Design Risc_32_bit, start of the top module:
module Risc_32_bit
(
  input         clk       ,
  input         rst_n     ,
  output [31:0] imem_addr ,
  input  [31:0] imem_rdata,
  output [31:0] dmem_addr ,
  output [31:0] dmem_wdata,
  output        dmem_we   ,
  input  [31:0] dmem_rdata
);
export LEC_CHECK = 0
export ABC_AREA = 0
export CAP_MARGIN = 10
export CELL_PAD_IN_SITES_DETAIL_PLACEMENT = 2
export CORE_ASPECT_RATIO = 0.74
export CORE_MARGIN = 7
export CORE_UTILIZATION = 19
export CTS_CLUSTER_DIAMETER = 55
export CTS_CLUSTER_SIZE = 61
export GPL_ROUTABILITY_DRIVEN = 0
export MAX_ROUTING_LAYER = met4
export MIN_ROUTING_LAYER = met1
export PLACE_DENSITY_LB_ADDON = 0.29
export SETUP_SLACK_MARGIN = 1.17
export SLEW_MARGIN = 20
create_clock -name core_clock -period 4.79 [get_ports {clk}]
run.sh (not shown) runs the stock make flow with config.mk's settings and CLKGATE_MAP_FILE=.
The baseline finished but fails on negative setup slack.
Change:
Settings changed: CELL_PAD_IN_SITES_DETAIL_PLACEMENT 2 to 1, CORE_UTILIZATION 19 to 40, CTS_CLUSTER_DIAMETER 55 to 201, CTS_CLUSTER_SIZE 61 to 86, MAX_ROUTING_LAYER met4 to default, MIN_ROUTING_LAYER met1 to met2.
After rerunning: The new run stopped in global routing (5_1_grt) on GRT-0116. Area after synthesis stays the same. Synthesized cell count stays the same. Die size shrinks by 52%.
Change:
Settings changed: ABC_AREA 0 to default, CAP_MARGIN 10 to 20, CELL_PAD_IN_SITES_DETAIL_PLACEMENT 1 to default, CORE_ASPECT_RATIO 0.74 to default, CORE_MARGIN 7 to 2, CTS_CLUSTER_DIAMETER 201 to default, CTS_CLUSTER_SIZE 86 to default, GPL_ROUTABILITY_DRIVEN 0 to default, MIN_ROUTING_LAYER met2 to default, PLACE_DENSITY_LB_ADDON 0.29 to default, SETUP_SLACK_MARGIN 1.17 to default.
Clock period 4.79 ns to 14.1 ns, I/O delays scaled along.
Result: Now the flow finished clean. Synthesized cell count stays the same. Die size came out lower by a few percent. Synthesized area stays the same.
Change:
Settings changed: CORE_UTILIZATION 40 to 10.
Clock period 14.1 ns to 11.5 ns, I/O delays scaled along.
Effect:
- worst hold slack got worse by 0.0032 ns
- design area rises by 11%
- sequential cell count is unchanged
- power came out higher by 22%
- area after synthesis is unchanged
- wire length went up by 0.95%
- non-clock buffer count decreases by 2

---

Starting RTL as in the previous note.
Settings: LEC_CHECK=0, CAP_MARGIN=25, CELL_PAD_IN_SITES_GLOBAL_PLACEMENT=2, CORE_MARGIN=2, CORE_UTILIZATION=27, CTS_CLUSTER_DIAMETER=127, GPL_ROUTABILITY_DRIVEN=0, GPL_TIMING_DRIVEN=0, HOLD_SLACK_MARGIN=0.25, MAX_ROUTING_LAYER=met4, SLEW_MARGIN=20, TNS_END_PERCENT=60; clock period 13.2 ns.
The starting point ran to the end with no violations.
==> next run, changes <==
CAP_MARGIN = 20   (was 25)
CELL_PAD_IN_SITES_GLOBAL_PLACEMENT = default   (was 2)
CORE_UTILIZATION = 66   (was 27)
CTS_CLUSTER_DIAMETER = default   (was 127)
CTS_CLUSTER_SIZE = 54   (was default)
GPL_ROUTABILITY_DRIVEN = default   (was 0)
GPL_TIMING_DRIVEN = default   (was 0)
HOLD_SLACK_MARGIN = default   (was 0.25)
MAX_ROUTING_LAYER = default   (was met4)
TNS_END_PERCENT = default   (was 60)
clock period = 5.07 ns   (was 13.2 ns; I/O delays follow)
After rerunning: The new run failed in global routing; synthesized cell count stays the same; area after synthesis is unchanged; die size came out lower by 59%.
==> next run, changes <==
clock period = 5.05 ns   (was 5.07 ns; I/O delays follow)
The changed run stopped in global routing (ODB-0269).
Die size is unchanged.
Synthesized area stays the same.
Synthesized cell count stays the same.
==> next run, changes <==
CORE_UTILIZATION = 40   (was 66)
CTS_CLUSTER_SIZE = default   (was 54)
clock period = 8.5 ns   (was 5.05 ns; I/O delays follow)
Effect:
- The changed run went through all stages and came out clean
- die area came out higher by 64%
- synthesized area is unchanged
- synthesized cell count stays the same

---

Starting RTL as in the previous note.
Settings: LEC_CHECK=0, CAP_MARGIN=30, CELL_PAD_IN_SITES_DETAIL_PLACEMENT=1, CELL_PAD_IN_SITES_GLOBAL_PLACEMENT=2, CORE_MARGIN=2, CORE_UTILIZATION=40, CTS_CLUSTER_DIAMETER=133, CTS_CLUSTER_SIZE=15, GPL_TIMING_DRIVEN=0, HOLD_SLACK_MARGIN=0.29, MAX_ROUTING_LAYER=met4, MIN_ROUTING_LAYER=met2, SETUP_SLACK_MARGIN=0.44, SLEW_MARGIN=15, TNS_END_PERCENT=50; clock period 8.5 ns.
The first run died in global routing.
Edit:
- CAP_MARGIN: 30 -> 20
- CELL_PAD_IN_SITES_DETAIL_PLACEMENT: 1 -> unset
- CELL_PAD_IN_SITES_GLOBAL_PLACEMENT: 2 -> unset
- CORE_UTILIZATION: 40 -> 57
- CTS_CLUSTER_DIAMETER: 133 -> unset
- CTS_CLUSTER_SIZE: 15 -> unset
- GPL_TIMING_DRIVEN: 0 -> unset
- HOLD_SLACK_MARGIN: 0.29 -> unset
- MAX_ROUTING_LAYER: met4 -> unset
- MIN_ROUTING_LAYER: met2 -> unset
- SETUP_SLACK_MARGIN: 0.44 -> unset
- SLEW_MARGIN: 15 -> 20
- TNS_END_PERCENT: 50 -> unset
- clock period: 8.5 -> 4.36 ns (I/O delays scaled with it)
The changed run finished with negative setup slack left. Die area shrinks by 30%. Synthesized area does not change. Synthesized cell count is unchanged.
Edit:
- CORE_UTILIZATION: 57 -> 66
- clock period: 4.36 -> 5.85 ns (I/O delays scaled with it)
=> This time the run went through all stages and came out clean. Worst hold slack loses 40 ps. Fmax falls by about 9%. Die area falls by 13%. Global-route usage rises by 4.8 points. Sequential share of layout area rises by 3.7 points. Final cell count falls by 9.0%. Cell area falls by 8.4%. Synthesized area is unchanged. Core utilization rises by 4.5 points. Routed wire length falls by 4.9%.
Edit:
- ABC_AREA: unset -> 0
- CELL_PAD_IN_SITES_DETAIL_PLACEMENT: unset -> 0
- CORE_ASPECT_RATIO: unset -> 0.74
- CORE_UTILIZATION: 66 -> 72
- CTS_CLUSTER_DIAMETER: unset -> 81
- CTS_CLUSTER_SIZE: unset -> 47
- PLACE_DENSITY_LB_ADDON: unset -> 0.0
- SETUP_SLACK_MARGIN: unset -> 0.46
- clock period: 5.85 -> 3.37 ns (I/O delays scaled with it)
Result:
- The changed run stopped in global routing on GRT-0232
- die size came out lower by 8.2%
- synthesized area stays the same
- synthesized cell count stays the same

---

== build 25 ==
Starting RTL as in the previous note.
Settings: LEC_CHECK=0, ABC_AREA=0, CAP_MARGIN=5, CELL_PAD_IN_SITES_DETAIL_PLACEMENT=0, CORE_ASPECT_RATIO=1.07, CORE_MARGIN=2, CORE_UTILIZATION=71, CTS_CLUSTER_DIAMETER=81, CTS_CLUSTER_SIZE=86, SETUP_SLACK_MARGIN=1.17, SLEW_MARGIN=20; clock period 4.79 ns.
Status(build 25) = ERROR, stage = global routing
--- input diff build 25..build 11 ---
Settings: changing CORE_UTILIZATION from 71 to 43; removing CTS_CLUSTER_SIZE (formerly 86); removing CELL_PAD_IN_SITES_DETAIL_PLACEMENT (formerly 0); removing SETUP_SLACK_MARGIN (formerly 1.17); removing CTS_CLUSTER_DIAMETER (formerly 81); removing CORE_ASPECT_RATIO (formerly 1.07); changing CAP_MARGIN from 5 to 20; removing ABC_AREA (formerly 0); changing the clock period (ns, I/O delays scaled along) from 4.79 to 4.41.
Findings:
- Build 11 vs. build 25: worst slack at placement lost 480 ps; number of placed instances, taps included grew by about 13%; arithmetic-cell share of the synthesized area counting full adders, half adders and majority gates neither gained nor lost much.
- Of build 25 and build 11, only build 25 fails to reach the end of the flow.
- Build 11: complete, dirty (setup timing)
- Build 25 terminated abnormally: global routing reported GRT-0232.
- Build 11 -> build 25: fraction of synthesized cell area in xor and xnor cells delta 0, exact match
- Diff build 25 -> build 11 | width of the die | up by more than a quarter
- For number of clock buffers inserted by TritonCTS, dividing the value from build 25 by the value from build 11 gives 0.28.
- From build 25 to build 11 the numbers moved as follows: placer congestion estimate shows a reduction of 0.16, number of buffers added to fix hold violations after cts shows no meaningful change, number of setup buffers added after CTS shows a reduction of 62, post-cts gate resize count shows a reduction of 339.
- Higher total number of H-tree levels was reported by build 11, not build 25.
> inputs changed (build 11 -> build 48)
Settings: CTS_CLUSTER_SIZE newly set to 69; CORE_UTILIZATION changed from 43 to 40; HOLD_SLACK_MARGIN newly set to 0.28; the clock period (ns, I/O delays scaled along) changed from 4.41 to 8.5.
## What came out
The final layout from build 48, which completed every stage, passed the timing, DRC and antenna checks at the end of the flow.
Build 48: clock latency reported for the late side of the worst-skew pair 20 ps above build 11
Maximum number of pins on one net before global-route repair is lower on build 48
Power: build 48 better than build 11
Relative to build 11, build 48 degrades total die size.
When build 48 is measured against build 11, its area added between synthesis and finish turns out 11 points lower.
In the reports for build 11 and build 48, the larger number of setup buffers added after CTS belongs to build 11.
On number of diodes added for antenna fixing: between build 11 and build 48, it ends up lower for build 48.
A worst hold-check path type of flop to flop is what build 48 shows, while input port to asynchronous set/reset pin belongs to build 11.
Measured against each other, build 11 and build 48 differ in flop share of the area, the lower figure coming from build 11.

---

Setup of rev 12:
Starting RTL as in the previous note.
==> flow/config.mk <==
export PLATFORM = sky130hd
export DESIGN_NAME = Risc_32_bit
export DESIGN_NICKNAME = Risc_32_bit
export VERILOG_FILES = /design/flow/design.v
export SDC_FILE = /design/flow/constraint.sdc
export NUM_CORES = 4
export LEC_CHECK = 0
export ABC_AREA = 0
export CAP_MARGIN = 0
export CELL_PAD_IN_SITES_DETAIL_PLACEMENT = 0
export CORE_ASPECT_RATIO = 0.74
export CORE_MARGIN = 2
export CORE_UTILIZATION = 72
export CTS_CLUSTER_DIAMETER = 364
export CTS_CLUSTER_SIZE = 47
export PLACE_DENSITY_LB_ADDON = 0.0
export SETUP_SLACK_MARGIN = 0.98
export SLEW_MARGIN = 20
==> flow/constraint.sdc <==
create_clock -name core_clock -period 3.37 [get_ports {clk}]
set_input_delay 0.6740 -clock core_clock [delete_from_list [all_inputs] [get_ports {clk}]]
set_output_delay 0.6740 -clock core_clock [all_outputs]
set_load 0.01 [all_outputs]
Rev 12 did not make it past global routing (5_1_grt), where a tool error ended it.
Relative to rev 12, the following input files were edited for rev 13:
# rev 12
export LEC_CHECK = 0
export ABC_AREA = 0
export CAP_MARGIN = 0
export CELL_PAD_IN_SITES_DETAIL_PLACEMENT = 0
export CORE_ASPECT_RATIO = 0.74
export CORE_MARGIN = 2
export CORE_UTILIZATION = 72
export CTS_CLUSTER_DIAMETER = 364
export CTS_CLUSTER_SIZE = 47
export PLACE_DENSITY_LB_ADDON = 0.0
export SETUP_SLACK_MARGIN = 0.98
export SLEW_MARGIN = 20
create_clock -name core_clock -period 3.37 [get_ports {clk}]
# rev 13
export LEC_CHECK = 0
export CAP_MARGIN = 20
export CORE_MARGIN = 2
export CORE_UTILIZATION = 44
export SLEW_MARGIN = 20
create_clock -name core_clock -period 4.36 [get_ports {clk}]
==> comparison <==
[diff] worst-case setup slack after placement, rev 13 relative to rev 12: improvement. From rev 13 to rev 12, number of different library cells in the post-synthesis netlist did not move at all. Rev 13 ran in full, but the layout does not pass; the checks complain about setup timing. Die size: rev 13 exceeds rev 12. Across both runs, cell total after placement was higher for rev 13 than for rev 12.

---

Starting RTL as in the previous note.
// Risc_32_bit
module Risc_32_bit
(
  input         clk       ,
  input         rst_n     ,
  output [31:0] imem_addr ,
  input  [31:0] imem_rdata,
  output [31:0] dmem_addr ,
  output [31:0] dmem_wdata,
  output        dmem_we   ,
  input  [31:0] dmem_rdata
);
  parameter ImmSelI = 3'b000;
  parameter ImmSelS = 3'b001;
  parameter ImmSelB = 3'b010;
  parameter ImmSelJ = 3'b011;
  parameter ImmSelU = 3'b100;
  parameter ImmSelR = 3'b111;
  wire [31:0] if_inst;
  wire [31:0] if_pc  ;
  wire [31:0] id_pc    ;
  wire [6:0]  id_opcode;
  wire [31:0] id_inst  ;
  wire [4:0]  id_rd    ;
  wire [4:0]  id_rs1   ;
  wire [4:0]  id_rs2   ;
  wire [2:0]  id_funct3;
  wire [6:0]  id_funct7;
  wire [2:0]  id_ImmSel;
  wire [31:0] id_imm   ;
  wire [1:0]  id_PCSel ;
  wire        id_BrUn  ;
  wire        id_ASel  ;
  wire        id_BSel  ;
  wire        id_MemRW ;
  wire        id_RegWEn;
  wire [1:0]  id_WBSel ;
  wire [3:0]  id_ALUSel;
  wire [31:0] id_DataA ;
  wire [31:0] id_DataB ;
  wire [31:0] id_jump_pc;
  wire [31:0] ex_imm         ;
  wire        ex_we          ;
  wire [31:0] ex_DataA       ;
  wire [31:0] ex_DataB       ;
  wire [31:0] ex_pc          ;
  wire [4:0]  ex_rd          ;
  wire [4:0]  ex_rs1         ;
  wire [4:0]  ex_rs2         ;
  wire [2:0]  ex_ImmSel      ;
  wire        ex_BrEq        ;
  wire        ex_BrLT        ;
  wire [1:0]  ex_PCSel       ;
  wire        ex_BrUn        ;
  wire        ex_ASel        ;
  wire        ex_BSel        ;
  wire        ex_MemRW       ;
  wire        ex_RegWEn      ;
  wire [1:0]  ex_WBSel       ;
  wire [3:0]  ex_ALUSel      ;
  wire [31:0] ex_inst        ;
  wire [31:0] ex_ALU_out     ;
  wire [31:0] ex_ForwardDataB;
  wire        mem_RegWEn ;
  wire        mem_MemRW  ;
  wire [4:0]  mem_rd     ;
  wire [31:0] mem_imm    ;
  wire [31:0] mem_ALU_out;
  wire [31:0] mem_DataB  ;
  wire [31:0] mem_pc     ;
  wire [31:0] mem_WBData ;
  wire [1:0]  mem_WBSel  ;
  wire [4:0]  mem_rs2    ;
  wire        wb_RegWEn  ;
  wire [4:0]  wb_rd      ;
  wire [31:0] wb_ALU_out ;
  wire [31:0] wb_DataB   ;
  wire [31:0] wb_pc      ;
  wire [31:0] wb_WBData  ;
  wire [31:0] wb_imm     ;
  wire        PCWrite    ;
  wire        Reg_IF_ID_Data  ;
  ...
Settings: LEC_CHECK=0, ABC_AREA=1, CAP_MARGIN=30, CELL_PAD_IN_SITES_DETAIL_PLACEMENT=1, CELL_PAD_IN_SITES_GLOBAL_PLACEMENT=2, CORE_MARGIN=2, CORE_UTILIZATION=40, CTS_CLUSTER_DIAMETER=133, CTS_CLUSTER_SIZE=15, GPL_TIMING_DRIVEN=0, HOLD_SLACK_MARGIN=0.03, MAX_ROUTING_LAYER=met5, MIN_ROUTING_LAYER=met2, SETUP_SLACK_MARGIN=0.44, SLEW_MARGIN=15, TNS_END_PERCENT=50; clock period 8.5 ns.
The starting point aborted during global routing.
Edit:
ABC_AREA = not set   (was 1)
CELL_PAD_IN_SITES_GLOBAL_PLACEMENT = not set   (was 2)
CTS_CLUSTER_DIAMETER = not set   (was 133)
CTS_CLUSTER_SIZE = 69   (was 15)
GPL_TIMING_DRIVEN = not set   (was 0)
HOLD_SLACK_MARGIN = 0.28   (was 0.03)
MAX_ROUTING_LAYER = met4   (was met5)
MIN_ROUTING_LAYER = not set   (was met2)
The changed run finished with timing, DRC and antenna clean.
Die size fell by 2.3%.
Area after synthesis fell by 2.4%.
Synthesized cell count fell by 31%.
Edit:
CAP_MARGIN = 20   (was 30)
CELL_PAD_IN_SITES_DETAIL_PLACEMENT = not set   (was 1)
CORE_UTILIZATION = 13   (was 40)
CTS_CLUSTER_SIZE = not set   (was 69)
HOLD_SLACK_MARGIN = not set   (was 0.28)
MAX_ROUTING_LAYER = not set   (was met4)
SETUP_SLACK_MARGIN = not set   (was 0.44)
SLEW_MARGIN = 20   (was 15)
TNS_END_PERCENT = not set   (was 50)
clock period = 12.7 ns   (was 8.5 ns; I/O delays follow)
Routed wire length fell by 0.70%.
Final area rose by 7.1%.
Die area grows to 3.1 times its value.
Clock-buffer cell count is higher by 13.
Core utilization drops by 30 points.
Final cell count goes up by 55%.
Setup slack improved by 3.9 ns.
Fmax is lower by 4.1%.
Edit:
CORE_UTILIZATION = 40   (was 13)
clock period = 7.85 ns   (was 12.7 ns; I/O delays follow)
Result:
- worst hold slack is better by 0.025 ns
- via count falls slightly
- count of clock-buffer cells in the layout falls by 6
- final cell count falls by a quarter to a third
Edit:
CORE_UTILIZATION = 61   (was 40)
CTS_CLUSTER_SIZE = 39   (was not set)
SETUP_SLACK_MARGIN = 1.11   (was not set)
clock period = 4.36 ns   (was 7.85 ns; I/O delays follow)
After rerunning:
- The changed run finished but failed the layout checks on negative setup slack
- combinational power rises by about 140%
- first-iteration DRC count grows by about 36%
- utilization increases by 30 points
- synthesized area is unchanged
- worst hold slack stays flat
- global-route usage came out higher by 17 points
- critical path depth increases by 6
- power rises by about 90%
Power figures rest on the tool's default switching activity, not on a simulated workload.
